==> design/flow/run.sh <==
#!/bin/bash
# the make line also repeats each setting of config.mk as NAME=value (left out here)
make -C /OpenROAD-flow-scripts/flow DESIGN_CONFIG=/design/flow/config.mk WORK_HOME=/design/flow/orfs CLKGATE_MAP_FILE= finish
==> design/flow/config.mk <==
export PLATFORM = sky130hd
export DESIGN_NAME = CentralProcessingUnit
export DESIGN_NICKNAME = CentralProcessingUnit
export VERILOG_FILES = /design/flow/design.v
export SDC_FILE = /design/flow/constraint.sdc
export NUM_CORES = 4
export LEC_CHECK = 0
export CAP_MARGIN = 5
export CORE_MARGIN = 2
export CORE_UTILIZATION = 70
export CTS_CLUSTER_SIZE = 42
export HOLD_SLACK_MARGIN = -0.1
export MAX_ROUTING_LAYER = met4
export PLACE_DENSITY = 0.64
export SETUP_SLACK_MARGIN = 1.79
export SLEW_MARGIN = 20
==> design/flow/constraint.sdc <==
create_clock -name core_clock -period 6.86 [get_ports {clock}]
set_input_delay 1.3720 -clock core_clock [delete_from_list [all_inputs] [get_ports {clock}]]
set_output_delay 1.3720 -clock core_clock [all_outputs]
set_load 0.01 [all_outputs]
==> design/flow/design.v <==
parameter Z_2 = 2'bZZ;
parameter Z_4 = 4'bZZZZ;
parameter Z_8 = 8'bZZZZZZZZ;
parameter Z_16 = 16'bZZZZZZZZZZZZZZZZ;
parameter IDLE = 2'b00;
parameter WRITE_CONTROL = 2'b01;
parameter READ_CONTROL = 2'b10;
parameter REG_SP = 4'b1000;
parameter REG_EPC = 4'b1001;
parameter REG_ESP = 4'b1010;
parameter REG_IH = 4'b1011;
parameter REG_RA = 4'b1100;
parameter OP_ADDIU = 5'b01001;
parameter OP_ADDIU3 = 5'b01000;
parameter OP_B = 5'b00010;
parameter OP_BEQZ = 5'b00100;
parameter OP_BNEZ = 5'b00101;
parameter OP_LI = 5'b01101;
parameter OP_LW = 5'b10011;
parameter OP_SW = 5'b11011;
parameter OP_ADDSP3 = 5'b00000;
parameter OP_CMPI = 5'b01110;
parameter OP_LW_SP = 5'b10010;
parameter OP_SW_SP = 5'b11010;
parameter OP_INT = 5'b11111;
parameter OP_BTEQZ_PREFIX = 5'b01100;
parameter OP_BTEQZ_SUFFIX = 3'b000;
parameter OP_ADDSP_PREFIX = 5'b01100;
parameter OP_ADDSP_SUFFIX = 3'b011;
parameter OP_MTSP_PREFIX = 5'b01100;
parameter OP_MTSP_SUFFIX = 3'b100;
parameter OP_AND_PREFIX = 5'b11101;
parameter OP_AND_SUFFIX = 5'b01100;
parameter OP_CMP_PREFIX = 5'b11101;
parameter OP_CMP_SUFFIX = 5'b01010;
parameter OP_OR_PREFIX = 5'b11101;
parameter OP_OR_SUFFIX = 5'b01101;
parameter OP_NOT_PREFIX = 5'b11101;
parameter OP_NOT_SUFFIX = 5'b01111;
parameter OP_SLLV_PREFIX = 5'b11101;
parameter OP_SLLV_SUFFIX = 5'b00100;
parameter OP_SLTU_PREFIX = 5'b11101;
parameter OP_SLTU_SUFFIX = 5'b00011;
parameter OP_JR_PREFIX = 5'b11101;
parameter OP_JR_MIDFIX = 3'b000;
parameter OP_JR_SUFFIX = 5'b00000;
parameter OP_MFPC_PREFIX = 5'b11101;
parameter OP_MFPC_MIDFIX = 3'b010;
parameter OP_MFPC_SUFFIX = 5'b00000;
parameter OP_JALR_PREFIX = 5'b11101;
parameter OP_JALR_MIDFIX = 3'b110;
parameter OP_JALR_SUFFIX = 5'b00000;
parameter OP_JRRA_PREFIX = 5'b11101;
parameter OP_JRRA_MIDFIX = 3'b001;
parameter OP_JRRA_SUFFIX = 5'b00000;
parameter OP_MFIH_PREFIX = 5'b11110;
parameter OP_MFIH_SUFFIX = 8'b00000000;
parameter OP_MTIH_PREFIX = 5'b11110;
parameter OP_MTIH_SUFFIX = 8'b00000001;
parameter OP_SLL_PREFIX = 5'b00110;
parameter OP_SLL_SUFFIX = 2'b00;
parameter OP_SRA_PREFIX = 5'b00110;
parameter OP_SRA_SUFFIX = 2'b11;
parameter OP_SUBU_PREFIX = 5'b11100;
parameter OP_SUBU_SUFFIX = 2'b11;
parameter OP_ADDU_PREFIX = 5'b11100;
parameter OP_ADDU_SUFFIX = 2'b01;
parameter OP_NOP = 16'b0000100000000000;
module ByPass (
  input [3:0] sourceAddress,
  input [15:0] sourceValue,
  input [3:0] updatedAddress,
  input [15:0] updatedValue,
  output [15:0] selectedValue
);
assign selectedValue = updatedAddress == sourceAddress ? updatedValue : sourceValue;
endmodule
module Forwarder (
	input clk,
	input rst,
	input [15:0] in,
	output reg [15:0] out
);
reg [15:0] temp;
always @ (negedge clk or negedge rst) begin
	if (!rst) begin
		temp <= 0;
	end else begin
		temp <= in;
	end
end
always @ (posedge clk or negedge rst) begin
	if (!rst) begin
		out <= 0;
	end else begin
		out <= temp;
	end
end
endmodule
module Forwarder4Bit (
	input clk,
	input rst,
	input [3:0] in,
	output reg [3:0] out
);
reg [3:0] temp;
always @ (negedge clk or negedge rst) begin
	if (!rst) begin
		temp <= 0;
	end else begin
		temp <= in;
	end
end
always @ (posedge clk or negedge rst) begin
	if (!rst) begin
		out <= 0;
	end else begin
		out <= temp;
	end
end
endmodule
module InterruptSelector (
  input [15:0] normalInstruction,
  input [15:0] interruptInstruction,
  input interruptSignal,
  output [15:0] selectedInstruction
);
assign selectedInstruction = interruptSignal ? interruptInstruction : normalInstruction;
endmodule
module HardwareInterruptHandler (
  input clock, 
  input reset,
  input interruptSignal,
  input handInterruptSignalIn,
  output interruptSignalOut
);
reg [3:0] handSignalCache;
always @ (posedge clock or negedge reset) begin
  if (!reset) begin
    handSignalCache <= 4'b1111;
  end else begin
    handSignalCache[0] <= handSignalCache[1];
    handSignalCache[1] <= handSignalCache[2];
    handSignalCache[2] <= handSignalCache[3];
    handSignalCache[3] <= handInterruptSignalIn;
  end
end
assign interruptSignalOut = (handSignalCache[0] && handSignalCache[1] && !handSignalCache[2] && !handSignalCache[3]) ?  1'b1   :  interruptSignal;
endmodule
module InterruptHandler (
  input clock,
  input reset,
  input [3:0] interruptIndexIn,
  input interruptSignalIn,
  output reg interruptSignalOut,
  output reg [15:0] interruptInstructionOut
);
parameter OP_ADDIU = 5'b01001;
parameter OP_ADDIU3 = 5'b01000;
parameter OP_B = 5'b00010;
parameter OP_BEQZ = 5'b00100;
parameter OP_BNEZ = 5'b00101;
parameter OP_LI = 5'b01101;
parameter OP_LW = 5'b10011;
parameter OP_SW = 5'b11011;
parameter OP_ADDSP3 = 5'b00000;
parameter OP_CMPI = 5'b01110;
parameter OP_LW_SP = 5'b10010;
parameter OP_SW_SP = 5'b11010;
parameter OP_INT = 5'b11111;
parameter OP_BTEQZ_PREFIX = 5'b01100;
parameter OP_BTEQZ_SUFFIX = 3'b000;
parameter OP_ADDSP_PREFIX = 5'b01100;
parameter OP_ADDSP_SUFFIX = 3'b011;
parameter OP_MTSP_PREFIX = 5'b01100;
parameter OP_MTSP_SUFFIX = 3'b100;
parameter OP_AND_PREFIX = 5'b11101;
parameter OP_AND_SUFFIX = 5'b01100;
parameter OP_CMP_PREFIX = 5'b11101;
parameter OP_CMP_SUFFIX = 5'b01010;
parameter OP_OR_PREFIX = 5'b11101;
parameter OP_OR_SUFFIX = 5'b01101;
parameter OP_NOT_PREFIX = 5'b11101;
parameter OP_NOT_SUFFIX = 5'b01111;
parameter OP_SLLV_PREFIX = 5'b11101;
parameter OP_SLLV_SUFFIX = 5'b00100;
parameter OP_SLTU_PREFIX = 5'b11101;
parameter OP_SLTU_SUFFIX = 5'b00011;
parameter OP_JR_PREFIX = 5'b11101;
parameter OP_JR_MIDFIX = 3'b000;
parameter OP_JR_SUFFIX = 5'b00000;
parameter OP_MFPC_PREFIX = 5'b11101;
parameter OP_MFPC_MIDFIX = 3'b010;
parameter OP_MFPC_SUFFIX = 5'b00000;
parameter OP_JALR_PREFIX = 5'b11101;
parameter OP_JALR_MIDFIX = 3'b110;
parameter OP_JALR_SUFFIX = 5'b00000;
parameter OP_JRRA_PREFIX = 5'b11101;
parameter OP_JRRA_MIDFIX = 3'b001;
parameter OP_JRRA_SUFFIX = 5'b00000;
parameter OP_MFIH_PREFIX = 5'b11110;
parameter OP_MFIH_SUFFIX = 8'b00000000;
parameter OP_MTIH_PREFIX = 5'b11110;
parameter OP_MTIH_SUFFIX = 8'b00000001;
parameter OP_SLL_PREFIX = 5'b00110;
parameter OP_SLL_SUFFIX = 2'b00;
parameter OP_SRA_PREFIX = 5'b00110;
parameter OP_SRA_SUFFIX = 2'b11;
parameter OP_SUBU_PREFIX = 5'b11100;
parameter OP_SUBU_SUFFIX = 2'b11;
parameter OP_ADDU_PREFIX = 5'b11100;
parameter OP_ADDU_SUFFIX = 2'b01;
parameter OP_NOP = 16'b0000100000000000;
reg [3:0] interruptState;
reg [3:0] interruptIndex;
reg insideInterrupt;
localparam STATE_TOTAL = 10;
always @ (negedge clock or negedge reset) begin
  if (!reset) begin
    interruptState <= 1;
    interruptIndex <= 0;
    insideInterrupt <= 0;
  end else begin
    if (interruptSignalIn == 1 && insideInterrupt == 0 && interruptState == 1) begin
      interruptIndex <= interruptIndexIn;
      insideInterrupt <= 1;
    end else if (interruptState < STATE_TOTAL && insideInterrupt == 1) begin
      interruptState <= interruptState + 1;
    end else if (interruptState == STATE_TOTAL) begin
      interruptState <= 1;
      insideInterrupt <= 0;
      interruptIndex <= 0;
    end
  end
end
always @ (posedge clock or negedge reset) begin
  if (!reset) begin
    interruptInstructionOut <= OP_NOP;
    interruptSignalOut <= 0;
  end else begin
    if (insideInterrupt == 1) begin 
	    interruptInstructionOut <= {8'hF8, interruptState, interruptIndex};
		  interruptSignalOut <= 1;
	  end else begin
	    interruptInstructionOut <= OP_NOP;
		  interruptSignalOut <= 0;
	  end
  end
end
endmodule
module InstructionFetcher (
	input clk,
	input rst,
	input [15:0] current_PC,  
	input [15:0] mem_read,  
	output reg [15:0] current_IR_addr,
	output reg [15:0] current_IR
);
parameter OP_ADDIU = 5'b01001;
parameter OP_ADDIU3 = 5'b01000;
parameter OP_B = 5'b00010;
parameter OP_BEQZ = 5'b00100;
parameter OP_BNEZ = 5'b00101;
parameter OP_LI = 5'b01101;
parameter OP_LW = 5'b10011;
parameter OP_SW = 5'b11011;
parameter OP_ADDSP3 = 5'b00000;
parameter OP_CMPI = 5'b01110;
parameter OP_LW_SP = 5'b10010;
parameter OP_SW_SP = 5'b11010;
parameter OP_INT = 5'b11111;
parameter OP_BTEQZ_PREFIX = 5'b01100;
parameter OP_BTEQZ_SUFFIX = 3'b000;
parameter OP_ADDSP_PREFIX = 5'b01100;
parameter OP_ADDSP_SUFFIX = 3'b011;
parameter OP_MTSP_PREFIX = 5'b01100;
parameter OP_MTSP_SUFFIX = 3'b100;
parameter OP_AND_PREFIX = 5'b11101;
parameter OP_AND_SUFFIX = 5'b01100;
parameter OP_CMP_PREFIX = 5'b11101;
parameter OP_CMP_SUFFIX = 5'b01010;
parameter OP_OR_PREFIX = 5'b11101;
parameter OP_OR_SUFFIX = 5'b01101;
parameter OP_NOT_PREFIX = 5'b11101;
parameter OP_NOT_SUFFIX = 5'b01111;
parameter OP_SLLV_PREFIX = 5'b11101;
parameter OP_SLLV_SUFFIX = 5'b00100;
parameter OP_SLTU_PREFIX = 5'b11101;
parameter OP_SLTU_SUFFIX = 5'b00011;
parameter OP_JR_PREFIX = 5'b11101;
parameter OP_JR_MIDFIX = 3'b000;
parameter OP_JR_SUFFIX = 5'b00000;
parameter OP_MFPC_PREFIX = 5'b11101;
parameter OP_MFPC_MIDFIX = 3'b010;
parameter OP_MFPC_SUFFIX = 5'b00000;
parameter OP_JALR_PREFIX = 5'b11101;
parameter OP_JALR_MIDFIX = 3'b110;
parameter OP_JALR_SUFFIX = 5'b00000;
parameter OP_JRRA_PREFIX = 5'b11101;
parameter OP_JRRA_MIDFIX = 3'b001;
parameter OP_JRRA_SUFFIX = 5'b00000;
parameter OP_MFIH_PREFIX = 5'b11110;
parameter OP_MFIH_SUFFIX = 8'b00000000;
parameter OP_MTIH_PREFIX = 5'b11110;
parameter OP_MTIH_SUFFIX = 8'b00000001;
parameter OP_SLL_PREFIX = 5'b00110;
parameter OP_SLL_SUFFIX = 2'b00;
parameter OP_SRA_PREFIX = 5'b00110;
parameter OP_SRA_SUFFIX = 2'b11;
parameter OP_SUBU_PREFIX = 5'b11100;
parameter OP_SUBU_SUFFIX = 2'b11;
parameter OP_ADDU_PREFIX = 5'b11100;
parameter OP_ADDU_SUFFIX = 2'b01;
parameter OP_NOP = 16'b0000100000000000;
always @ (negedge clk) begin
	current_IR_addr <= current_PC;
end
always @ (negedge rst or posedge clk) begin
	if (!rst) begin
		current_IR <= OP_NOP;
	end else begin
		current_IR <= mem_read;
	end
end
endmodule
module InstructionDecoder (
  input clock,
  input reset,
  input [15:0] currentInstruction,
  output reg [3:0] firstRegisiterAddress,
  output reg [3:0] secondRegisiterAddress,   
  output reg [3:0] targetRegisiterAddress,
  output reg [2:0] jumpControl,
  output reg [3:0] interruptIndex,
  output reg interruptSignal,
  output reg interruptInstructionSignal
);
parameter OP_ADDIU = 5'b01001;
parameter OP_ADDIU3 = 5'b01000;
parameter OP_B = 5'b00010;
parameter OP_BEQZ = 5'b00100;
parameter OP_BNEZ = 5'b00101;
parameter OP_LI = 5'b01101;
parameter OP_LW = 5'b10011;
parameter OP_SW = 5'b11011;
parameter OP_ADDSP3 = 5'b00000;
parameter OP_CMPI = 5'b01110;
parameter OP_LW_SP = 5'b10010;
parameter OP_SW_SP = 5'b11010;
parameter OP_INT = 5'b11111;
parameter OP_BTEQZ_PREFIX = 5'b01100;
parameter OP_BTEQZ_SUFFIX = 3'b000;
parameter OP_ADDSP_PREFIX = 5'b01100;
parameter OP_ADDSP_SUFFIX = 3'b011;
parameter OP_MTSP_PREFIX = 5'b01100;
parameter OP_MTSP_SUFFIX = 3'b100;
parameter OP_AND_PREFIX = 5'b11101;
parameter OP_AND_SUFFIX = 5'b01100;
parameter OP_CMP_PREFIX = 5'b11101;
parameter OP_CMP_SUFFIX = 5'b01010;
parameter OP_OR_PREFIX = 5'b11101;
parameter OP_OR_SUFFIX = 5'b01101;
parameter OP_NOT_PREFIX = 5'b11101;
parameter OP_NOT_SUFFIX = 5'b01111;
parameter OP_SLLV_PREFIX = 5'b11101;
parameter OP_SLLV_SUFFIX = 5'b00100;
parameter OP_SLTU_PREFIX = 5'b11101;
parameter OP_SLTU_SUFFIX = 5'b00011;
parameter OP_JR_PREFIX = 5'b11101;
parameter OP_JR_MIDFIX = 3'b000;
parameter OP_JR_SUFFIX = 5'b00000;
parameter OP_MFPC_PREFIX = 5'b11101;
parameter OP_MFPC_MIDFIX = 3'b010;
parameter OP_MFPC_SUFFIX = 5'b00000;
parameter OP_JALR_PREFIX = 5'b11101;
parameter OP_JALR_MIDFIX = 3'b110;
parameter OP_JALR_SUFFIX = 5'b00000;
parameter OP_JRRA_PREFIX = 5'b11101;
parameter OP_JRRA_MIDFIX = 3'b001;
parameter OP_JRRA_SUFFIX = 5'b00000;
parameter OP_MFIH_PREFIX = 5'b11110;
parameter OP_MFIH_SUFFIX = 8'b00000000;
parameter OP_MTIH_PREFIX = 5'b11110;
parameter OP_MTIH_SUFFIX = 8'b00000001;
parameter OP_SLL_PREFIX = 5'b00110;
parameter OP_SLL_SUFFIX = 2'b00;
parameter OP_SRA_PREFIX = 5'b00110;
parameter OP_SRA_SUFFIX = 2'b11;
parameter OP_SUBU_PREFIX = 5'b11100;
parameter OP_SUBU_SUFFIX = 2'b11;
parameter OP_ADDU_PREFIX = 5'b11100;
parameter OP_ADDU_SUFFIX = 2'b01;
parameter OP_NOP = 16'b0000100000000000;
parameter Z_2 = 2'bZZ;
parameter Z_4 = 4'bZZZZ;
parameter Z_8 = 8'bZZZZZZZZ;
parameter Z_16 = 16'bZZZZZZZZZZZZZZZZ;
parameter IDLE = 2'b00;
parameter WRITE_CONTROL = 2'b01;
parameter READ_CONTROL = 2'b10;
parameter REG_SP = 4'b1000;
parameter REG_EPC = 4'b1001;
parameter REG_ESP = 4'b1010;
parameter REG_IH = 4'b1011;
parameter REG_RA = 4'b1100;
localparam NONE_CONTROL = 3'b000;
localparam B_CONTROL = 3'b001;
localparam BEQZ_CONTROL = 3'b010;
localparam BNEZ_CONTROL = 3'b011;
localparam BTEQZ_CONTROL = 3'b100;
localparam JR_CONTROL = 3'b101;
localparam JALR_CONTROL = 3'b110;
localparam JRRA_CONTROL = 3'b111;
reg [15:0] instruction;
wire [3:0] firstParameter = {1'b0, instruction[10:8]};
wire [3:0] secondParameter = {1'b0, instruction[7:5]};
wire [3:0] thirdParameter = {1'b0, instruction[4:2]};
always @ (negedge clock or negedge reset) begin
  if (!reset) begin
    instruction <= OP_NOP;
  end else begin
    instruction <= currentInstruction;
  end
end
always @ (posedge clock or negedge reset) begin
  firstRegisiterAddress <= 0;
  secondRegisiterAddress <= 0;
  targetRegisiterAddress <= 4'hf;
  interruptSignal <= 0;
  interruptIndex <= 0;
  interruptInstructionSignal <= 0;
  jumpControl <= NONE_CONTROL;
  if (!reset) begin
    firstRegisiterAddress <= 0;
    secondRegisiterAddress <= 0;
    interruptSignal <= 0;
    interruptIndex <= 0;
    interruptInstructionSignal <= 0;
    targetRegisiterAddress <= 4'hf;
    jumpControl <= NONE_CONTROL;
  end else begin
    case (instruction[15:11])
      OP_ADDIU: begin
        targetRegisiterAddress <= firstParameter;
        firstRegisiterAddress <= firstParameter;
      end
      OP_ADDIU3: begin
        targetRegisiterAddress <= secondParameter;
        firstRegisiterAddress <= firstParameter;
      end
      OP_B: begin
        jumpControl <= B_CONTROL;
      end
      OP_BEQZ: begin
        jumpControl <= BEQZ_CONTROL;
        firstRegisiterAddress <= firstParameter;
      end
      OP_BNEZ: begin
        jumpControl <= BNEZ_CONTROL;
        firstRegisiterAddress <= firstParameter;
      end
      OP_LI: begin
        targetRegisiterAddress <= firstParameter;
      end
      OP_LW: begin
        targetRegisiterAddress <= secondParameter;
        firstRegisiterAddress <= firstParameter;
      end
      OP_SW: begin
        firstRegisiterAddress <= firstParameter;
        secondRegisiterAddress <= secondParameter;
      end
      OP_ADDSP3: begin
        targetRegisiterAddress <= firstParameter;
        secondRegisiterAddress <= REG_SP;
      end
      OP_CMPI: begin
        firstRegisiterAddress <= firstParameter;
      end
      OP_LW_SP: begin
        targetRegisiterAddress <= firstParameter;
        secondRegisiterAddress <= REG_SP;
      end
      OP_SW_SP: begin
        firstRegisiterAddress <= firstParameter;
        secondRegisiterAddress <= REG_SP;
      end
      OP_INT: begin
        case (instruction[7:4])
          0: begin
            interruptSignal <= 1;
            interruptIndex <= instruction[3:0];
          end
          1: begin 
            targetRegisiterAddress <= REG_EPC;
          end
          2: begin
            targetRegisiterAddress <= REG_ESP;
            firstRegisiterAddress <= REG_SP;
          end
          3: begin
            targetRegisiterAddress <= REG_SP;
          end
          4: begin
            firstRegisiterAddress <= REG_EPC;
            secondRegisiterAddress <= REG_SP;
          end
          5: begin
            secondRegisiterAddress <= REG_SP;
          end
          6: begin
            firstRegisiterAddress <= REG_ESP;
            secondRegisiterAddress <= REG_SP;
          end
          7: begin
				interruptInstructionSignal <= 1;
            firstRegisiterAddress <= REG_IH;
          end
        endcase
      end
      5'b01100: begin
        case (instruction[10:8])
          OP_BTEQZ_SUFFIX: begin
            jumpControl <= BTEQZ_CONTROL;
          end
          OP_ADDSP_SUFFIX: begin
            targetRegisiterAddress <= REG_SP;
            secondRegisiterAddress <= REG_SP;
          end
          OP_MTSP_SUFFIX: begin
            targetRegisiterAddress <= REG_SP;
            secondRegisiterAddress <= secondParameter;
          end
        endcase
      end
      5'b11101: begin
        case (instruction[4:0])
          OP_AND_SUFFIX: begin
            targetRegisiterAddress <= firstParameter;
            firstRegisiterAddress  <= firstParameter;
            secondRegisiterAddress <= secondParameter;
          end
          OP_CMP_SUFFIX: begin
            firstRegisiterAddress <= firstParameter;
            secondRegisiterAddress <= secondParameter;
          end
          OP_OR_SUFFIX: begin
            targetRegisiterAddress <= firstParameter;
            firstRegisiterAddress <= firstParameter;
            secondRegisiterAddress <= secondParameter;
          end
          OP_NOT_SUFFIX: begin
            targetRegisiterAddress <= firstParameter;
            secondRegisiterAddress <= secondParameter;
          end
          OP_SLLV_SUFFIX: begin
            targetRegisiterAddress <= secondParameter;
            firstRegisiterAddress <= firstParameter;
            secondRegisiterAddress <= secondParameter;
          end
          OP_SLTU_SUFFIX: begin
            firstRegisiterAddress <= firstParameter;
            secondRegisiterAddress <= secondParameter;
          end
          5'b00000: begin
            case (instruction[7:5])
              OP_JR_MIDFIX: begin
				    jumpControl <= JR_CONTROL;
                firstRegisiterAddress <= firstParameter;
              end
              OP_MFPC_MIDFIX: begin
                targetRegisiterAddress <= firstParameter;
              end
              OP_JALR_MIDFIX: begin
				    jumpControl <= JALR_CONTROL;
                targetRegisiterAddress <= REG_RA;
                firstRegisiterAddress <= firstParameter;
              end
              OP_JRRA_MIDFIX: begin
				    jumpControl <= JRRA_CONTROL;
                firstRegisiterAddress <= REG_RA;
              end
            endcase
          end
        endcase
      end
      5'b11110: begin
        case (instruction[7:0])
          OP_MFIH_SUFFIX: begin
            targetRegisiterAddress <= firstParameter;
            firstRegisiterAddress <= REG_IH;
          end
          OP_MTIH_SUFFIX: begin
            targetRegisiterAddress <= REG_IH;
            firstRegisiterAddress <= firstParameter;
          end
        endcase
      end
      5'b00110: begin
        case (instruction[1:0])
          OP_SLL_SUFFIX: begin
            targetRegisiterAddress <= firstParameter;
            secondRegisiterAddress <= secondParameter;
          end
          OP_SRA_SUFFIX: begin
            targetRegisiterAddress <= firstParameter;
            secondRegisiterAddress <= secondParameter;
          end
        endcase
      end
      5'b11100: begin
        case (instruction[1:0])
          OP_SUBU_SUFFIX: begin
            targetRegisiterAddress <= thirdParameter;
            firstRegisiterAddress <= firstParameter;
            secondRegisiterAddress <= secondParameter;
          end
          OP_ADDU_SUFFIX: begin
            targetRegisiterAddress <= thirdParameter;
            firstRegisiterAddress <= firstParameter;
            secondRegisiterAddress <= secondParameter;
          end
        endcase
      end
      default: begin
      end
    endcase
  end
end
endmodule
module ProgramCounterAdder (
  input clock,
  input reset,
  input [15:0] currentPC,
  input [15:0] currentInstruction,
  input [15:0] finalRegisterValue,
  input t,
  input interruptSignal,
  input interruptInstructionSignal,
  input [2:0] jumpControl,
  output [15:0] nextPC
);
localparam NONE_CONTROL = 3'b000;
localparam B_CONTROL = 3'b001;
localparam BEQZ_CONTROL = 3'b010;
localparam BNEZ_CONTROL = 3'b011;
localparam BTEQZ_CONTROL = 3'b100;
localparam JR_CONTROL = 3'b101;
reg [15:0] instruction, jumpPC;
reg [15:0] programCounterRegister;
reg jump;
wire [15:0] immediateSignExtend_8bit = {instruction[7] ? 8'hff : 8'h00, instruction[7:0]};
wire [15:0] immediateSignExtend_11bit = {instruction[10] ?  5'b11111 : 5'b00000, instruction[10:0]};
always @ (negedge clock or negedge reset) begin
  if (!reset) begin
    instruction <= 16'h8000;  
    programCounterRegister <= 16'hffff;  
  end else begin
    instruction <= currentInstruction;
    programCounterRegister <= currentPC;
  end
end
always @ (*) begin
  jumpPC = 0;
  jump = 0;
  if (!reset) begin
    jumpPC = 0;
    jump = 0;
  end else begin
    case (jumpControl)
      NONE_CONTROL: begin
        jumpPC = 0;
        jump = 0;
      end
      B_CONTROL: begin
        jumpPC = programCounterRegister + immediateSignExtend_11bit;
        jump = 1;
      end
      BEQZ_CONTROL: begin
        if (finalRegisterValue == 0) begin
          jumpPC = programCounterRegister + immediateSignExtend_8bit;
          jump = 1;
        end
      end
      BNEZ_CONTROL: begin
        if (finalRegisterValue != 0) begin
          jumpPC = programCounterRegister + immediateSignExtend_8bit;
          jump = 1;
        end
      end
      BTEQZ_CONTROL: begin
        if (t == 0) begin
          jumpPC = programCounterRegister + immediateSignExtend_8bit;
          jump = 1;
        end
      end
      JR_CONTROL: begin
        jumpPC = finalRegisterValue;
        jump = 1;
      end
    endcase
  end
end
assign nextPC = interruptInstructionSignal ? finalRegisterValue : (interruptSignal ? programCounterRegister : (jump ? jumpPC : programCounterRegister + 1));
endmodule
module ArithmeticLogicalUnit (
  input clock,
  input reset,
  input [15:0] finalFirstRegisterValue,
  input [15:0] finalSecondRegisterValue,
  input [15:0] currentProgramCounter,
  input [15:0] currentInstruction,
  output reg [15:0] targetValue,
  output reg tRead
);
reg tWriteEnable;
reg tToWrite;
reg [15:0] programCounter;
reg [15:0] instruction;
reg [15:0] firstRegisterValue;
reg [15:0] secondRegisterValue;
wire [15:0] immediateSignExtend_8bit = {instruction[7] ? 8'hff : 8'h00, instruction[7:0]};
wire [15:0] immediateSignExtend_11bit = {instruction[10] ?  5'b11111 : 5'b00000, instruction[10:0]};
wire [15:0] immediateZeroExtend_8bit = {8'h00, instruction[7:0]};
wire [15:0] immediateSignExtend_4bit = {instruction[3] ? 12'hfff : 12'h000, instruction[3:0]};
wire [3:0] shiftImmediate = instruction[4:2] ? instruction[4:2] : 8;
parameter OP_ADDIU = 5'b01001;
parameter OP_ADDIU3 = 5'b01000;
parameter OP_B = 5'b00010;
parameter OP_BEQZ = 5'b00100;
parameter OP_BNEZ = 5'b00101;
parameter OP_LI = 5'b01101;
parameter OP_LW = 5'b10011;
parameter OP_SW = 5'b11011;
parameter OP_ADDSP3 = 5'b00000;
parameter OP_CMPI = 5'b01110;
parameter OP_LW_SP = 5'b10010;
parameter OP_SW_SP = 5'b11010;
parameter OP_INT = 5'b11111;
parameter OP_BTEQZ_PREFIX = 5'b01100;
parameter OP_BTEQZ_SUFFIX = 3'b000;
parameter OP_ADDSP_PREFIX = 5'b01100;
parameter OP_ADDSP_SUFFIX = 3'b011;
parameter OP_MTSP_PREFIX = 5'b01100;
parameter OP_MTSP_SUFFIX = 3'b100;
parameter OP_AND_PREFIX = 5'b11101;
parameter OP_AND_SUFFIX = 5'b01100;
parameter OP_CMP_PREFIX = 5'b11101;
parameter OP_CMP_SUFFIX = 5'b01010;
parameter OP_OR_PREFIX = 5'b11101;
parameter OP_OR_SUFFIX = 5'b01101;
parameter OP_NOT_PREFIX = 5'b11101;
parameter OP_NOT_SUFFIX = 5'b01111;
parameter OP_SLLV_PREFIX = 5'b11101;
parameter OP_SLLV_SUFFIX = 5'b00100;
parameter OP_SLTU_PREFIX = 5'b11101;
parameter OP_SLTU_SUFFIX = 5'b00011;
parameter OP_JR_PREFIX = 5'b11101;
parameter OP_JR_MIDFIX = 3'b000;
parameter OP_JR_SUFFIX = 5'b00000;
parameter OP_MFPC_PREFIX = 5'b11101;
parameter OP_MFPC_MIDFIX = 3'b010;
parameter OP_MFPC_SUFFIX = 5'b00000;
parameter OP_JALR_PREFIX = 5'b11101;
parameter OP_JALR_MIDFIX = 3'b110;
parameter OP_JALR_SUFFIX = 5'b00000;
parameter OP_JRRA_PREFIX = 5'b11101;
parameter OP_JRRA_MIDFIX = 3'b001;
parameter OP_JRRA_SUFFIX = 5'b00000;
parameter OP_MFIH_PREFIX = 5'b11110;
parameter OP_MFIH_SUFFIX = 8'b00000000;
parameter OP_MTIH_PREFIX = 5'b11110;
parameter OP_MTIH_SUFFIX = 8'b00000001;
parameter OP_SLL_PREFIX = 5'b00110;
parameter OP_SLL_SUFFIX = 2'b00;
parameter OP_SRA_PREFIX = 5'b00110;
parameter OP_SRA_SUFFIX = 2'b11;
parameter OP_SUBU_PREFIX = 5'b11100;
parameter OP_SUBU_SUFFIX = 2'b11;
parameter OP_ADDU_PREFIX = 5'b11100;
parameter OP_ADDU_SUFFIX = 2'b01;
parameter OP_NOP = 16'b0000100000000000;
parameter Z_2 = 2'bZZ;
parameter Z_4 = 4'bZZZZ;
parameter Z_8 = 8'bZZZZZZZZ;
parameter Z_16 = 16'bZZZZZZZZZZZZZZZZ;
parameter IDLE = 2'b00;
parameter WRITE_CONTROL = 2'b01;
parameter READ_CONTROL = 2'b10;
parameter REG_SP = 4'b1000;
parameter REG_EPC = 4'b1001;
parameter REG_ESP = 4'b1010;
parameter REG_IH = 4'b1011;
parameter REG_RA = 4'b1100;
always @ (negedge clock or negedge reset) begin
  if (!reset) begin
    programCounter <= 0;
    instruction <= OP_NOP;
    firstRegisterValue <= 0;
    secondRegisterValue <= 0;
  end else begin
    programCounter <= currentProgramCounter;
    instruction <= currentInstruction;
    firstRegisterValue <= finalFirstRegisterValue;
    secondRegisterValue <= finalSecondRegisterValue;
  end
end
always @(posedge clock or negedge reset) begin
  if (!reset) begin
    tWriteEnable <= 1;
    tToWrite <= 0;
    targetValue <= 0;
    tRead <= 0;
  end else begin
    case (instruction[15:11])
      OP_ADDIU: begin
        targetValue <= firstRegisterValue + immediateSignExtend_8bit;
      end
      OP_ADDIU3: begin
        targetValue <= firstRegisterValue + immediateSignExtend_4bit;
      end
      OP_LI: begin
        targetValue <= immediateZeroExtend_8bit;
      end
      OP_SW: begin
        targetValue <= secondRegisterValue;
      end		  
      OP_ADDSP3: begin
        targetValue <= secondRegisterValue + immediateSignExtend_8bit;
      end
      OP_CMPI: begin
        tToWrite <= firstRegisterValue != immediateSignExtend_8bit;
        if (tWriteEnable) tRead <= firstRegisterValue != immediateSignExtend_8bit;
        tWriteEnable <= 0;
      end
      OP_SW_SP: begin
		    targetValue <= firstRegisterValue;
		  end
      OP_INT: begin
        case (instruction[7:4])
          1: begin 
            targetValue <= programCounter;
          end
          2: begin
            targetValue <= firstRegisterValue;
          end
          3: begin
            targetValue <= 16'hBF20;
          end
          4: begin
            targetValue <= firstRegisterValue;
          end 
          5: begin
            targetValue <= instruction[3:0];
          end
          6: begin
            targetValue <= firstRegisterValue;
          end 
        endcase
      end
      5'b01100: begin
        case (instruction[10:8])
          OP_ADDSP_SUFFIX: begin
            targetValue <= secondRegisterValue + immediateSignExtend_8bit;
          end
          OP_MTSP_SUFFIX: begin
            targetValue <= secondRegisterValue;
          end
        endcase
      end
      5'b11101: begin
        case (instruction[4:0])
          OP_AND_SUFFIX: begin
            targetValue <= firstRegisterValue & secondRegisterValue;
          end
          OP_CMP_SUFFIX: begin
            tToWrite <= firstRegisterValue != secondRegisterValue;
            if (tWriteEnable) tRead <= firstRegisterValue != secondRegisterValue;
            tWriteEnable <= 0;
          end
          OP_OR_SUFFIX: begin
            targetValue <= firstRegisterValue | secondRegisterValue;
          end
          OP_NOT_SUFFIX: begin
            targetValue <= ~secondRegisterValue;
          end
          OP_SLLV_SUFFIX: begin
            targetValue <= secondRegisterValue << firstRegisterValue;
          end
          OP_SLTU_SUFFIX: begin
            tToWrite <= $unsigned(firstRegisterValue) < $unsigned(secondRegisterValue);
            if (tWriteEnable) tRead <= $unsigned(firstRegisterValue) < $unsigned(secondRegisterValue);
            tWriteEnable <= 0;
          end
          5'b00000: begin
            case (instruction[7:5])
              OP_MFPC_MIDFIX: begin
                targetValue <= programCounter;
              end
              OP_JALR_MIDFIX: begin
                targetValue <= programCounter;
              end
            endcase
          end
        endcase
      end
      5'b11110: begin
        case (instruction[7:0])
          OP_MFIH_SUFFIX: begin
            targetValue <= firstRegisterValue;
          end
          OP_MTIH_SUFFIX: begin
            targetValue <= firstRegisterValue;
          end
        endcase
      end
      5'b00110: begin
        case (instruction[1:0])
          OP_SLL_SUFFIX: begin
            targetValue <= secondRegisterValue << shiftImmediate;
          end
          OP_SRA_SUFFIX: begin
            targetValue <= secondRegisterValue >>> shiftImmediate;
          end
        endcase
      end
      5'b11100: begin
        case (instruction[1:0])
          OP_SUBU_SUFFIX: begin
            targetValue <= firstRegisterValue - secondRegisterValue;
          end
          OP_ADDU_SUFFIX: begin
            targetValue <= firstRegisterValue + secondRegisterValue;
          end
        endcase
      end
      default: begin
			tWriteEnable <= 1;
			targetValue <= 0;
      end
    endcase
  end
end
endmodule
module MemoryAddressCalculator (
	input clk,
	input rst,
	input [15:0] instruction_in,
	input [15:0] first_register_value,
	input [15:0] second_reigster_value,
	output reg [1:0] memory_control,
	output reg [15:0] memory_address
);
wire [15:0] immediate_from_5;
wire [15:0] immediate_from_8;
reg [15:0] instruction;
reg [15:0] rm_1, rm_2;
parameter OP_ADDIU = 5'b01001;
parameter OP_ADDIU3 = 5'b01000;
parameter OP_B = 5'b00010;
parameter OP_BEQZ = 5'b00100;
parameter OP_BNEZ = 5'b00101;
parameter OP_LI = 5'b01101;
parameter OP_LW = 5'b10011;
parameter OP_SW = 5'b11011;
parameter OP_ADDSP3 = 5'b00000;
parameter OP_CMPI = 5'b01110;
parameter OP_LW_SP = 5'b10010;
parameter OP_SW_SP = 5'b11010;
parameter OP_INT = 5'b11111;
parameter OP_BTEQZ_PREFIX = 5'b01100;
parameter OP_BTEQZ_SUFFIX = 3'b000;
parameter OP_ADDSP_PREFIX = 5'b01100;
parameter OP_ADDSP_SUFFIX = 3'b011;
parameter OP_MTSP_PREFIX = 5'b01100;
parameter OP_MTSP_SUFFIX = 3'b100;
parameter OP_AND_PREFIX = 5'b11101;
parameter OP_AND_SUFFIX = 5'b01100;
parameter OP_CMP_PREFIX = 5'b11101;
parameter OP_CMP_SUFFIX = 5'b01010;
parameter OP_OR_PREFIX = 5'b11101;
parameter OP_OR_SUFFIX = 5'b01101;
parameter OP_NOT_PREFIX = 5'b11101;
parameter OP_NOT_SUFFIX = 5'b01111;
parameter OP_SLLV_PREFIX = 5'b11101;
parameter OP_SLLV_SUFFIX = 5'b00100;
parameter OP_SLTU_PREFIX = 5'b11101;
parameter OP_SLTU_SUFFIX = 5'b00011;
parameter OP_JR_PREFIX = 5'b11101;
parameter OP_JR_MIDFIX = 3'b000;
parameter OP_JR_SUFFIX = 5'b00000;
parameter OP_MFPC_PREFIX = 5'b11101;
parameter OP_MFPC_MIDFIX = 3'b010;
parameter OP_MFPC_SUFFIX = 5'b00000;
parameter OP_JALR_PREFIX = 5'b11101;
parameter OP_JALR_MIDFIX = 3'b110;
parameter OP_JALR_SUFFIX = 5'b00000;
parameter OP_JRRA_PREFIX = 5'b11101;
parameter OP_JRRA_MIDFIX = 3'b001;
parameter OP_JRRA_SUFFIX = 5'b00000;
parameter OP_MFIH_PREFIX = 5'b11110;
parameter OP_MFIH_SUFFIX = 8'b00000000;
parameter OP_MTIH_PREFIX = 5'b11110;
parameter OP_MTIH_SUFFIX = 8'b00000001;
parameter OP_SLL_PREFIX = 5'b00110;
parameter OP_SLL_SUFFIX = 2'b00;
parameter OP_SRA_PREFIX = 5'b00110;
parameter OP_SRA_SUFFIX = 2'b11;
parameter OP_SUBU_PREFIX = 5'b11100;
parameter OP_SUBU_SUFFIX = 2'b11;
parameter OP_ADDU_PREFIX = 5'b11100;
parameter OP_ADDU_SUFFIX = 2'b01;
parameter OP_NOP = 16'b0000100000000000;
parameter Z_2 = 2'bZZ;
parameter Z_4 = 4'bZZZZ;
parameter Z_8 = 8'bZZZZZZZZ;
parameter Z_16 = 16'bZZZZZZZZZZZZZZZZ;
parameter IDLE = 2'b00;
parameter WRITE_CONTROL = 2'b01;
parameter READ_CONTROL = 2'b10;
parameter REG_SP = 4'b1000;
parameter REG_EPC = 4'b1001;
parameter REG_ESP = 4'b1010;
parameter REG_IH = 4'b1011;
parameter REG_RA = 4'b1100;
assign immediate_from_5 = {instruction[4]? 11'b11111111111: 11'b00000000000, instruction[4:0]};
assign immediate_from_8 = {instruction[7]? 8'hFF: 8'h00, instruction[7:0]};
always @ (negedge clk or negedge rst) begin
	if (!rst) begin
		instruction <= 16'b0000100000000000;
		rm_1 <= 0;
		rm_2 <= 0;
	end else begin
		instruction <= instruction_in;
		rm_1 <= first_register_value;
		rm_2 <= second_reigster_value;
	end
end
always @ (posedge clk or negedge rst) begin
	if (!rst) begin
		memory_address <= 16'hFFFF;
		memory_control <= IDLE;
	end else begin
		case (instruction[15:11])
			OP_LW_SP: begin
				memory_address <= rm_2 + immediate_from_8;
				memory_control <= READ_CONTROL;
			end
			OP_LW: begin
				memory_address <= rm_1 + immediate_from_5;
				memory_control <= READ_CONTROL;
			end
			OP_SW_SP: begin
				memory_address <= rm_2 + immediate_from_8;
				memory_control <= WRITE_CONTROL;
			end
			OP_SW: begin
				memory_address <= rm_1 + immediate_from_5;
				memory_control <= WRITE_CONTROL;
			end
      OP_INT: begin
        case (instruction[7:4])
          4: begin
            memory_address <= rm_2;
            memory_control <= WRITE_CONTROL;
          end
          5: begin
            memory_address <= rm_2 + 1;
            memory_control <= WRITE_CONTROL;
          end
          6: begin
            memory_address <= rm_2 + 2;
            memory_control <= WRITE_CONTROL;
          end 
        endcase
      end
			default begin
				memory_address <= 16'hFFFF;
				memory_control <= IDLE;
			end
		endcase
	end
end
endmodule
module MemoryInterface (
	input clk,
	input rst,
	input [15:0] memory_address_from_cpu,
	input [15:0] target_value_from_cpu,
	input [1:0] memory_control_signal_from_cpu,
	input [15:0] data_fetched_from_memory,
	output reg [15:0] memory_address_to_memory,
	output [15:0] data_fetched_to_cpu,
	output reg [1:0] memory_control_signal_to_memory,
	output reg [15:0] target_value_to_memory
);
reg [15:0] memory_address_temp;
reg [1:0] memory_control_signal_temp;
reg [15:0] target_value_temp;
assign data_fetched_to_cpu = data_fetched_from_memory;
always @ (negedge clk or negedge rst) begin
	if (!rst) begin
		memory_address_temp <= 0;
		memory_control_signal_temp <= 0;
		target_value_temp <= 0;
	end else begin
		memory_address_temp <= memory_address_from_cpu;
		memory_control_signal_temp <= memory_control_signal_from_cpu;
		target_value_temp <= target_value_from_cpu;
	end
end
always @ (posedge clk or negedge rst) begin
	if (!rst) begin
		memory_address_to_memory <= 0;
		memory_control_signal_to_memory <= 0;
		target_value_to_memory <= 0;
	end else begin
		memory_address_to_memory <= memory_address_temp;
		memory_control_signal_to_memory <= memory_control_signal_temp;
		target_value_to_memory <= target_value_temp;
	end
end
endmodule
module Selector (
  input clk, rst,
  input [1:0] memory_control,
  input [15:0] mem_data_read,
  input [15:0] alu_cal_result,
  output [15:0] select_cal_result
);
reg [15:0] temp_result;
reg [1:0] memory_control_temp;
always @ (negedge clk or negedge rst) begin
  if (!rst) begin
    temp_result <= 0;
    memory_control_temp <= 0;
  end
  else begin
    temp_result <= alu_cal_result;
	 memory_control_temp <= memory_control;
  end
end
assign select_cal_result = memory_control_temp[1]? mem_data_read : temp_result;
endmodule
module Register (
  input clock,
  input reset,
  input [3:0] firstRegisterAddress,
  input [3:0] secondRegisterAddress,
  input [3:0] targetRegisterAddress,
  input [15:0] targetValue,
  output [15:0] firstRegisterValueOrigin,
  output [15:0] secondRegisterValueOrigin,
  output [175:0] debug_registers
);
reg [207:0] registers;
assign debug_registers = {
    registers[0*16 +: 16],
    registers[1*16 +: 16],
    registers[2*16 +: 16],
    registers[3*16 +: 16],
    registers[4*16 +: 16],
    registers[5*16 +: 16],
    registers[6*16 +: 16],
    registers[7*16 +: 16],
    registers[8*16 +: 16],
    registers[9*16 +: 16],
    registers[10*16 +: 16]
};
assign firstRegisterValueOrigin = firstRegisterAddress <= 12 ? registers[firstRegisterAddress*16 +: 16] : 16'h0000;
assign secondRegisterValueOrigin = secondRegisterAddress <= 12 ? registers[secondRegisterAddress*16 +: 16] : 16'h0000;
always @ (negedge clock, negedge reset) begin
  if (!reset) begin
    registers <= 0;
  end else begin
    if (targetRegisterAddress <= 12) begin
      registers[targetRegisterAddress*16 +: 16] <= targetValue;
    end
  end
end
endmodule
module CentralProcessingUnit (
  input clock,
  input reset,
  input handInterruptSignalIn,
  input [15:0] IF_memory_read,
  output [15:0] IF_address,
  input [15:0] MEM_memory_read,
  output [1:0] MEM_memory_control,
  output [15:0] MEM_memory_address,
  output [15:0] MEM_target_value,
  output [175:0] register_value
);
wire [15:0] programCounter_0;   
wire [15:0] programCounter_1;   
wire [15:0] programCounter_2;   
wire [15:0] programCounter_3;   
wire [15:0] programCounter_4;   
wire [15:0] programCounter_5;   
wire [15:0] instruction_1_origin;
wire [15:0] instruction_1_selected;
wire [15:0] instruction_2;
wire [15:0] instruction_3;
wire [15:0] instruction_4;
wire [3:0] firstRegisterAddress;
wire [15:0] firstRegisterValueOrigin;
wire [15:0] firstRegisterValueMiddle;
wire [15:0] firstRegisterValueFinal;
wire [3:0] secondRegisterAddress;
wire [15:0] secondRegisterValueOrigin;
wire [15:0] secondRegisterValueMiddle;
wire [15:0] secondRegisterValueFinal;
wire [3:0] targetRegisterAddress_2;
wire [3:0] targetRegisterAddress_3;
wire [3:0] targetRegisterAddress_4;
wire [15:0] targetValue_3;
wire [15:0] targetValue_4;
wire t;
wire [2:0] jumpControl;
wire [1:0] memoryControl;
wire [15:0] dataMemoryAddress;
wire [15:0] dataFetched;
wire [3:0] interruptIndex;
wire interruptSignalDecoder;
wire interruptSignalHandler;
wire interruptSignalHardware;
wire interruptInstructionSignal;
wire [15:0] interruptInstruction;
ProgramCounterAdder pcAdder (
  clock,
  reset,
  programCounter_0,
  instruction_1_selected,
  firstRegisterValueFinal,
  t,
  interruptSignalHandler,
  interruptInstructionSignal,
  jumpControl,
  programCounter_0
);
InstructionFetcher fetcher (
  .clk(clock),
  .rst(reset),
  .current_PC(programCounter_0),
  .mem_read(IF_memory_read),
  .current_IR_addr(IF_address),
  .current_IR(instruction_1_origin)
);
InstructionDecoder decoder (
  clock,
  reset,
  instruction_1_selected,
  firstRegisterAddress,
  secondRegisterAddress,
  targetRegisterAddress_2,
  jumpControl,
  interruptIndex,
  interruptSignalDecoder,
  interruptInstructionSignal
);
InterruptHandler handler (
  clock,
  reset,
  interruptIndex,
  interruptSignalHardware,
  interruptSignalHandler,
  interruptInstruction
);
InterruptSelector interruptSelector (
  instruction_1_origin,
  interruptInstruction,
  interruptSignalHandler,
  instruction_1_selected
);
HardwareInterruptHandler hardwareHandler (
  clock, 
  reset,
  interruptSignalDecoder,
  handInterruptSignalIn,
  interruptSignalHardware
);
Forwarder programCounterForwarder_2 (
  clock,
  reset,
  programCounter_0,
  programCounter_2
);
Forwarder instructionForwarder_2 (
  clock,
  reset,
  instruction_1_selected,
  instruction_2
);
ByPass firstRegisiterByPass_II (
  firstRegisterAddress,
  firstRegisterValueOrigin,
  targetRegisterAddress_4,
  targetValue_4,
  firstRegisterValueMiddle
);
ByPass firstRegisiterByPass_I (
  firstRegisterAddress,
  firstRegisterValueMiddle,
  targetRegisterAddress_3,
  targetValue_3,
  firstRegisterValueFinal
);
ByPass secondRegisterByPass_II (
  secondRegisterAddress,
  secondRegisterValueOrigin,
  targetRegisterAddress_4,
  targetValue_4,
  secondRegisterValueMiddle
);
ByPass secondRegisterByPass_I (
  secondRegisterAddress,
  secondRegisterValueMiddle,
  targetRegisterAddress_3,
  targetValue_3,
  secondRegisterValueFinal
);
ArithmeticLogicalUnit alu (
  clock,
  reset,
  firstRegisterValueFinal,
  secondRegisterValueFinal,
  programCounter_2,
  instruction_2,
  targetValue_3,
  t
);
MemoryAddressCalculator addressCalculator (
  clock,
  reset,
  instruction_2,
  firstRegisterValueFinal,
  secondRegisterValueFinal,
  memoryControl,
  dataMemoryAddress
);
Forwarder4Bit targetRegisterAddressForwarder_3 (
  clock,
  reset,
  targetRegisterAddress_2,
  targetRegisterAddress_3
);
MemoryInterface memoryCommunicator (
  .clk(clock),
  .rst(reset),
  .memory_address_from_cpu(dataMemoryAddress),  
  .target_value_from_cpu(targetValue_3), 
  .memory_control_signal_from_cpu(memoryControl),  
  .data_fetched_from_memory(MEM_memory_read),
  .memory_address_to_memory(MEM_memory_address),
  .memory_control_signal_to_memory(MEM_memory_control),
  .target_value_to_memory(MEM_target_value),
  .data_fetched_to_cpu(dataFetched)     
);
Selector selector (
  .clk(clock),
  .rst(reset),
  .memory_control(memoryControl),
  .mem_data_read(dataFetched),
  .alu_cal_result(targetValue_3),
  .select_cal_result(targetValue_4)
);
Forwarder4Bit targetRegisterAddressForwarder_4 (
  clock,
  reset,
  targetRegisterAddress_3,
  targetRegisterAddress_4
);
Register register (
  clock,
  reset,
  firstRegisterAddress,
  secondRegisterAddress,
  targetRegisterAddress_4,
  targetValue_4,
  firstRegisterValueOrigin,
  secondRegisterValueOrigin,
  register_value
);
endmodule
==> metrics.yaml, run 1 <==
synth-edff-count: 0
synth_flop_count: 550
top_cell_area_share_pct: 26.5
postSynthCellCount: 3533
synth.avg_cell_area_sq_um: 9.44
synth_xor_xnor_area_share_pct: 2.89
ys_seq_share_pct: 41.2
yosysTopAreaCell: "dfrtn_1"
die_x_um: 222
aoi_share_pct: 19.2
num_rows: 79
cts_inserted_buffers: 54
ys_warn_count: 28
overflow: 229
clockBufferDepth: 3
synth.area.mux_share_pct: 9.56
async_flop_share_pct: 97.1
cts_root_buf: "clkbuf_16"
core_area_sq_mm: 0.0468
ioPinCount: 261
cts.sinks: 550
top_logic_kind: "AND-OR/OR-AND gates"
die_area_sq_mm: 0.0494
htreeDepth: 2
dp_slack_ps: -1260
synthTopCellsByArea: "dfrtn_1 26%, dfrtp_1 10%, mux4_2 5.4%"
synth.distinct_cells: 96
io_buffers: 260
stop_stage: "global routing (5_1_grt)"
die_h_um: 222
fp_util_pct: 71.3
fp_nets: 3700
adder_share_pct: 5.06
toolErrorMsg: "[ERROR GRT-0232] Routing congestion too high. Check the congestion heatmap in the GUI."
synth_area_sq_mm: 0.0334
ys_cells: 3533
ys_area_sq_mm: 0.0334
top_cells_by_count: "353 x dfrtn_1, 345 x nand2_1, 310 x o21ai_0, 282 x nor2_1, 245 x a21oi_1"
dp_hpwl_um: 93500
top_cell: "dfrtn_1"
groute.usage.overall_pct: 85.0
gp_congestion: 1.14
simple_gate_area_share_pct: 14.2
flop_cell: "dfrtn_1"
outcome: "aborted with a tool error"
## what timing repair did
| action | CTS |
|---|---|
| hold buffers | 0 |
| pin swaps | 77 |
| endpoints found under the hold margin | 0 |
| setup endpoints to repair | 539 |
| setup buffers | 161 |
| cloned | 2 |
| gates resized | 656 |
## metal layers
layer	global-route usage, %	GRT overflow
met5	-	-
met4	81.7	92
met3	72.7	21
met2	95.7	97
met1	85.2	19
## metrics by stage
step	util [%]	cell area, sq um	hold slack (ps)	power (uW)	std cells
after global placement	80.7	37700	357	11300	4282
after detailed placement	80.7	37700	359	11600	4282
after floorplan	-	34700	354	9080	3533
after CTS	88.5	41400	370	15400	4579
==> inputs of run 2 (changes only) <==
Settings changed: CAP_MARGIN 5 to 20, CORE_UTILIZATION 70 to 57, CTS_CLUSTER_SIZE 42 to unset, HOLD_SLACK_MARGIN -0.1 to unset, MAX_ROUTING_LAYER met4 to unset, PLACE_DENSITY 0.64 to unset, SETUP_SLACK_MARGIN 1.79 to unset.
Clock period 6.86 ns to 5.99 ns, I/O delays scaled along.
==> metrics.yaml, run 2 <==
cts.clk_slew.worst_paths_ps: 60
rrSetupSlack_ps: -1230
die_area_sq_mm: 0.0605
setup_viol: 70
tool_warnings: 115
top_cell_area_share_pct: 26.5
yosysTopAreaCell: "dfrtn_1"
regArea_sq_mm: 0.0137
seq-power_uw: 6060
fin_setup_tns_ps: -54910
p_comb_share_pct: 46.8
p_seq_share_pct: 32.4
top_layer: "met5"
p_leak_uw: 0.0187
power.switching_uw: 7580
crit_top_cell: "buf_4"
crit_required_ps: 3430
p_per_area_mw_per_mm2: 429
gp_congestion: 1.05
synth_area_sq_mm: 0.0334
critPathBufInv: 6
drt-total-wl_um: 140000
synth.avg_cell_area_sq_um: 9.44
clk_latency_ps: 680
slowest_delay_ps: 470
worstPathMaxFanout: 10
vdd_drop_max_v: 0.000425
flop_cell: "dfrtn_1"
crit_cells: 17
combGateArea_sq_mm: 0.0185
finalClockSkew_ps: 84.1
reg2reg_from: "decoder.firstRegisiterAddress[1]"
ys_warn_count: 28
area_growth_pct: 30.5
hp-class: "reg -> reg"
die_h_um: 246
maxPowerGroup: "combinational logic"
htreeDepth: 2
combinationalPower_uw: 8740
synthTopCellsByArea: "dfrtn_1 26%, dfrtp_1 10%, mux4_2 5.4%"
hold-path-endpoint: "hardwareHandler.handSignalCache[2]"
rr_worst_depth: 17
fp_util_pct: 57.7
dp_slack_ps: -1660
synth_xor_xnor_area_share_pct: 2.89
layout.nets: 4255
via_per_inst: 6.75
check.faults: "setup timing"
regToRegEndpoint: "programCounterForwarder_2.temp[4]"
outcome: "failed layout checks"
groute.usage.overall_pct: 45.1
ys_seq_share_pct: 41.2
ioPinCount: 261
grt_first_pass_wirelength_um: 203000
tightest_slew_ps: 987
synth_flop_count: 550
cp_cell_sequence: "buf_4 -> buf_4 -> nor2b_2 -> buf_4 -> a22o_1 -> o21ai_0 -> a311oi_2 -> and3_1 -> o21ai_1 -> nor4_4 -> buf_4 -> mux2i_2 -> buf_6 -> and2_4 -> buf_6 -> a31oi_1 -> o221a_1"
synth.distinct_cells: 96
postSynthCellCount: 3533
worstHoldStart: "hardwareHandler.handSignalCache[3]"
clk-power_uw: 3880
wl_met1_um: 51200
adder_share_pct: 5.06
design_area_sq_mm: 0.0435
endpoint_kind: "register"
fp_nets: 3700
rsz0062_at_grt: "true"
top_logic_kind: "AND-OR/OR-AND gates"
cts_root_buf: "clkbuf_16"
whs_path_depth: 0
crit_family: "AND-OR/OR-AND gates"
num_rows: 88
internal_power_uw: 11100
synth-edff-count: 0
dpl-instance-area_sq_mm: 0.0391
first_iter_violations: 4881
cp-start-kind: "register"
routedWlPerCell_um: 28.6
async_flop_share_pct: 97.1
overflow: 0
slew_violations: 0
cts_tree: "done"
dp_hpwl_um: 102000
hold_viol: 0
netSwitchingFraction_pct: 40.6
wl_met2_um: 62100
fillers: 3829
drt_first_pass_iters: 9
cts_inserted_buffers: 57
top_cell: "dfrtn_1"
startpoint: "decoder.firstRegisiterAddress[1]"
setup.worst_path.end: "programCounterForwarder_2.temp[4]"
grt_pass1_vias: 32000
clockPowerShare_pct: 20.8
aoi_share_pct: 19.2
crit_path_top_delay_cell: "dfrtp_2"
ys_area_sq_mm: 0.0334
met3_wirelength_um: 19100
antenna_left: 0
crit_arrival_ps: 4660
cts.sinks: 550
die_x_um: 246
clockBufferDepth: 3
top_cells_by_count: "353 x dfrtn_1, 345 x nand2_1, 310 x o21ai_0, 282 x nor2_1, 245 x a21oi_1"
core_area_sq_mm: 0.0578
crit_type: "reg -> reg"
drc_errors: 0
vias: 33100
setup_ws_ps: -1230
synth.area.mux_share_pct: 9.56
slew_headroom_pct: 34.2
grt_max_degree: 180
antenna_found_initial: 5
ys_cells: 3533
simple_gate_area_share_pct: 14.2
maxCapViolations: 0
io_buffers: 260
run 2: repair_timing:
item | 4_1_cts | 5_1_grt
cloned | 0 | 2
setup buffers | 56 | 42
endpoints found under the setup margin | 74 | 74
hold buffers | 0 | 0
gates resized | 171 | 147
pin swaps | 112 | 101
run 2: area by class of cell:
type | instances | share of cell area (%)
Clock inverter | 66 | 1.09
Clock buffer | 77 | 3.80
Antenna cell | 2 | 0.0115
Inverter | 85 | 0.779
Multi-Input combinational cell | 2483 | 42.4
Sequential cell | 550 | 31.6
Timing Repair Buffer | 876 | 18.1
Tap cell | 765 | 2.20
run 2: stage by stage:
stage / util (%) / total power, uW / hold slack (ps) / std cells
2_1_floorplan: - / 10200 / 354 / 3533
3_3_place_gp: 67.7 / 13500 / 356 / 4669
3_5_place_dp: 67.7 / 13700 / 359 / 4669
4_1_cts: 73.5 / 18000 / 369 / 4865
5_1_grt: 75.3 / 19200 / 372 / 4902
6_report: 75.3 / 18700 / 367 / 4904
run 2: per-layer routing:
layer  GRT usage [%]  vias to the layer above
li1                -                    13700
met1            58.9                    16100
met2            68.8                     2688
met3            14.2                      557
met4            20.1                        2
met5               0                        -
==> inputs of run 3 (changes only) <==
Settings changed: CAP_MARGIN 20 to 5, CORE_UTILIZATION 57 to 70, CTS_CLUSTER_SIZE set to 42, HOLD_SLACK_MARGIN set to -0.1, MAX_ROUTING_LAYER set to met4, PLACE_DENSITY set to 0.6.
Clock period 5.99 ns to 7.05 ns, I/O delays scaled along.
==> metrics.yaml, run 3 <==
aoi_share_pct: 19.2
die_x_um: 222
async_flop_share_pct: 97.1
ys_area_sq_mm: 0.0334
cts_tree: "done"
endpoint_kind: "register"
crit_top_cell: "buf_4"
setup_viol: 57
tightest_slew_ps: 1330
fp_nets: 3700
first_iter_violations: 7731
ys_seq_share_pct: 41.2
cp-start-kind: "register"
crit_path_top_delay_cell: "mux4_2"
antenna_left: 0
p_leak_uw: 0.0171
maxPowerGroup: "combinational logic"
crit_family: "buffers and inverters"
clockBufferDepth: 3
netSwitchingFraction_pct: 43.1
dp_hpwl_um: 94500
synth_xor_xnor_area_share_pct: 2.89
gp_congestion: 1.17
clk_latency_ps: 730
top_cells_by_count: "353 x dfrtn_1, 345 x nand2_1, 310 x o21ai_0, 282 x nor2_1, 245 x a21oi_1"
die_area_sq_mm: 0.0494
yosysTopAreaCell: "dfrtn_1"
reg2reg_from: "decoder.firstRegisiterAddress[1]"
cts_root_buf: "clkbuf_16"
synth-edff-count: 0
cts_inserted_buffers: 53
synthTopCellsByArea: "dfrtn_1 26%, dfrtp_1 10%, mux4_2 5.4%"
setup.worst_path.end: "pcAdder.programCounterRegister[6]"
grt_max_degree: 181
slowest_delay_ps: 530
top_cell_area_share_pct: 26.5
crit_cells: 19
fp_util_pct: 71.3
via_per_inst: 7.85
hold_slack_ps: 362
rsz0062_at_grt: "true"
adder_share_pct: 5.06
layout.nets: 4011
synth.avg_cell_area_sq_um: 9.44
postSynthCellCount: 3533
rrSetupSlack_ps: -930
vias: 35400
drc_errors: 0
groute.usage.overall_pct: 57.7
clk-power_uw: 3190
tool_warnings: 116
die_h_um: 222
drt-total-wl_um: 149000
core_area_sq_mm: 0.0468
maxCapViolations: 0
top_cell: "dfrtn_1"
whs_path_depth: 0
cts.sinks: 550
worstHoldStart: "hardwareHandler.handSignalCache[1]"
antenna_found_initial: 11
drt_first_pass_iters: 13
clockPowerShare_pct: 20.8
overflow: 0
cts.hold.buffers_added: 0
check.faults: "setup timing"
grt_first_pass_wirelength_um: 208000
outcome: "failed layout checks"
combinationalPower_uw: 6830
finalClockSkew_ps: 129
flop_cell: "dfrtn_1"
top_logic_kind: "AND-OR/OR-AND gates"
internal_power_uw: 8710
seq-power_uw: 5290
num_rows: 79
synth_area_sq_mm: 0.0334
critPathBufInv: 8
crit_required_ps: 4150
p_seq_share_pct: 34.6
regToRegEndpoint: "pcAdder.programCounterRegister[6]"
ioPinCount: 261
hold-path-endpoint: "hardwareHandler.handSignalCache[0]"
crit_type: "reg -> reg"
hp-class: "reg -> reg"
power.switching_uw: 6600
simple_gate_area_share_pct: 14.2
grt_pass1_vias: 33500
slew_violations: 0
p_comb_share_pct: 44.6
setup_ws_ps: -933
htreeDepth: 2
hold_viol: 0
rr_worst_depth: 19
synth.area.mux_share_pct: 9.56
worstPathMaxFanout: 6
crit_arrival_ps: 5080
fin_setup_tns_ps: -38140
synth_flop_count: 550
slew_headroom_pct: 9.38
startpoint: "decoder.firstRegisiterAddress[1]"
cp_cell_sequence: "buf_6 -> mux4_2 -> a22oi_2 -> buf_4 -> o211ai_1 -> nor4_1 -> buf_4 -> a31oi_4 -> or4_4 -> nor4_4 -> buf_4 -> buf_4 -> mux2i_4 -> buf_6 -> buf_4 -> o21ai_1 -> a21oi_1 -> a211o_1 -> buf_4"
synth.distinct_cells: 96
ys_warn_count: 28
routedWlPerCell_um: 32.9
ys_cells: 3533
area_growth_pct: 20.5
p_per_area_mw_per_mm2: 381
vdd_drop_max_v: 0.000403
cts.clk_slew.worst_paths_ps: 70
io_buffers: 260
[run 3: routing by layer]
layer | up-vias | part of all wire, % | GRT usage, %
met4 | 0 | 11 | 39.0
met5 | - | 0 | -
met3 | 1652 | 18 | 27.7
met2 | 4291 | 40 | 79.1
li1 | 13300 | - | -
met1 | 16200 | 31 | 66.8
[run 3: repair_timing]
action,in CTS,in global routing
endpoints found under the setup margin,55,65
gates cloned,0,2
resized,56,79
hold endpoints to repair,0,0
buffers inserted,18,15
pin swaps,12,27
[run 3: layout make-up]
class	instances	area, sq um
Antenna cell	18	45.0
Inverter	85	323
Sequential cell	550	13700
Timing Repair Buffer	636	5760
Clock inverter	62	450
Multi-Input combinational cell	2483	17600
Clock buffer	71	1470
Tap cell	607	759
Fill cell	2199	6570
[run 3: per-stage QoR]
step	utilization [%]	total power, uW	setup WS [ps]	instances	instance area [sq um]
finish	85.9	15300	-933	4512	40200
global route	85.9	15500	-969	4506	40200
CTS	84.8	14300	-544	4480	39700
detailed placement	79.9	11100	-1320	4332	37300
global placement	79.9	10800	-1210	4332	37300
floorplan	-	8550	-510	3533	33500
==> inputs of run 4 (changes only) <==
Settings changed: CAP_MARGIN 5 to 20, CORE_UTILIZATION 70 to 44, CTS_CLUSTER_SIZE 42 to unset, HOLD_SLACK_MARGIN -0.1 to unset, MAX_ROUTING_LAYER met4 to unset.
Clock period 7.05 ns to 7.19 ns, I/O delays scaled along.
==> metrics.yaml, run 4 <==
fin_cells: 4921
startpoint: "decoder.firstRegisiterAddress[1]"
ioPinCount: 261
io_buffers: 260
yosysTopAreaCell: "dfrtn_1"
seq-power_uw: 5070
slowest_delay_ps: 480
place_inst: 4754
hp-class: "reg -> reg"
setup_viol: 49
layout.nets: 4067
adder_share_pct: 5.06
hold-path-endpoint: "hardwareHandler.handSignalCache[0]"
rsz0062_at_grt: "true"
setup_ws_ps: -798
top_cells_by_count: "353 x dfrtn_1, 345 x nand2_1, 310 x o21ai_0, 282 x nor2_1, 245 x a21oi_1"
fp_util_pct: 44.7
ys_seq_share_pct: 41.2
finalClockSkew_ps: 89.4
cp_cell_sequence: "buf_4 -> mux4_2 -> a22oi_1 -> buf_4 -> o211ai_1 -> nor4_1 -> a31oi_1 -> or4_4 -> nor4_4 -> buf_4 -> mux2i_2 -> buf_6 -> nand2_8 -> a221o_1 -> a211o_1"
fp_nets: 3700
slew_headroom_pct: 23.4
synth_xor_xnor_area_share_pct: 2.89
vias: 30300
crit_family: "AND-OR/OR-AND gates"
clockPowerShare_pct: 23.1
synth_area_sq_mm: 0.0334
antenna_found_initial: 3
via_per_inst: 6.16
cts.clk_slew.worst_paths_ps: 60
grt_first_pass_wirelength_um: 198000
antenna_left: 0
core_area_sq_mm: 0.0747
power.switching_uw: 5970
cp-start-kind: "register"
hold_viol: 0
async_flop_share_pct: 97.1
synth.area.mux_share_pct: 9.56
combinationalPower_uw: 6420
p_per_area_mw_per_mm2: 362
maxPowerGroup: "combinational logic"
num_rows: 100
worstPathMaxFanout: 6
tightest_slew_ps: 1140
slew_violations: 0
worstHoldStart: "hardwareHandler.handSignalCache[1]"
gp_congestion: 1.03
crit_required_ps: 4030
top_logic_kind: "AND-OR/OR-AND gates"
synth_flop_count: 550
top_cell: "dfrtn_1"
rrSetupSlack_ps: -800
whs_path_depth: 0
die_x_um: 279
crit_top_cell: "buf_4"
reg2reg_from: "decoder.firstRegisiterAddress[1]"
clk-power_uw: 3440
tool_warnings: 113
regToRegEndpoint: "programCounterForwarder_2.temp[5]"
simple_gate_area_share_pct: 14.2
p_comb_share_pct: 43.0
area_growth_pct: 23.7
p_seq_share_pct: 33.9
htreeDepth: 2
final_core_util_pct: 55.2
cts.sinks: 550
synth-edff-count: 0
outcome: "failed layout checks"
die_area_sq_mm: 0.0780
fin_setup_tns_ps: -32680
dp_hpwl_um: 103000
netSwitchingFraction_pct: 40.0
vdd_drop_max_v: 0.000235
rr_worst_depth: 15
crit_arrival_ps: 4830
ys_cells: 3533
critPathBufInv: 4
overflow: 0
ys_warn_count: 28
postSynthCellCount: 3533
cts_inserted_buffers: 60
crit_path_top_delay_cell: "dfrtp_2"
dp_slack_ps: -1300
fillers: 6751
p_leak_uw: 0.0175
routedWlPerCell_um: 27.6
maxCapViolations: 0
endpoint_kind: "register"
cts_tree: "done"
drt_first_pass_iters: 8
grt_max_degree: 150
drt-total-wl_um: 136000
groute.usage.overall_pct: 34.3
check.faults: "setup timing"
crit_cells: 15
internal_power_uw: 8960
flop_cell: "dfrtn_1"
cts_root_buf: "clkbuf_16"
clk_latency_ps: 680
crit_type: "reg -> reg"
synthTopCellsByArea: "dfrtn_1 26%, dfrtp_1 10%, mux4_2 5.4%"
grt_pass1_vias: 28500
synth.distinct_cells: 96
first_iter_violations: 3796
top_cell_area_share_pct: 26.5
clockBufferDepth: 3
p_total_uw: 14900
setup.worst_path.end: "programCounterForwarder_2.temp[5]"
cts.hold.buffers_added: 0
drc_errors: 0
aoi_share_pct: 19.2
die_h_um: 279
ys_area_sq_mm: 0.0334
synth.avg_cell_area_sq_um: 9.44
==> run 4: area by class of cell <==
type,instances,area [sq um],area share [%]
Clock buffer,78,1690,4.10
Clock inverter,70,606,1.47
Antenna cell,1,2.50,0.00606
Inverter,85,319,0.773
Multi-Input combinational cell,2483,17500,42.5
Tap cell,969,1210,2.94
Sequential cell,550,13700,33.3
Timing Repair Buffer,685,6150,14.9
==> run 4: metrics by stage <==
| stage | instance area, sq um | hold slack (ps) |
|---|---|---|
| after floorplan | 33500 | 354 |
| after global placement | 38300 | 354 |
| after detailed placement | 38300 | 357 |
| after CTS | 40900 | 366 |
| after global routing | 41300 | 371 |
| final | 41300 | 363 |
==> run 4: repair_timing <==
item | in CTS | in global routing
buffers inserted | 11 | 9
gates cloned | 1 | 1
endpoints found under the setup margin | 54 | 61
pin swaps | 11 | 10
resized | 48 | 54
==> run 4: layer usage <==
layer | up-vias | track usage (%) | wire (um)
met5 | - | 0 | 10
met4 | 2 | 9.06 | 3850
met1 | 15000 | 51.0 | 58600
li1 | 13400 | - | -
met3 | 214 | 8.71 | 15800
met2 | 1764 | 49.6 | 57400
Power and IR drop assume default switching activity.
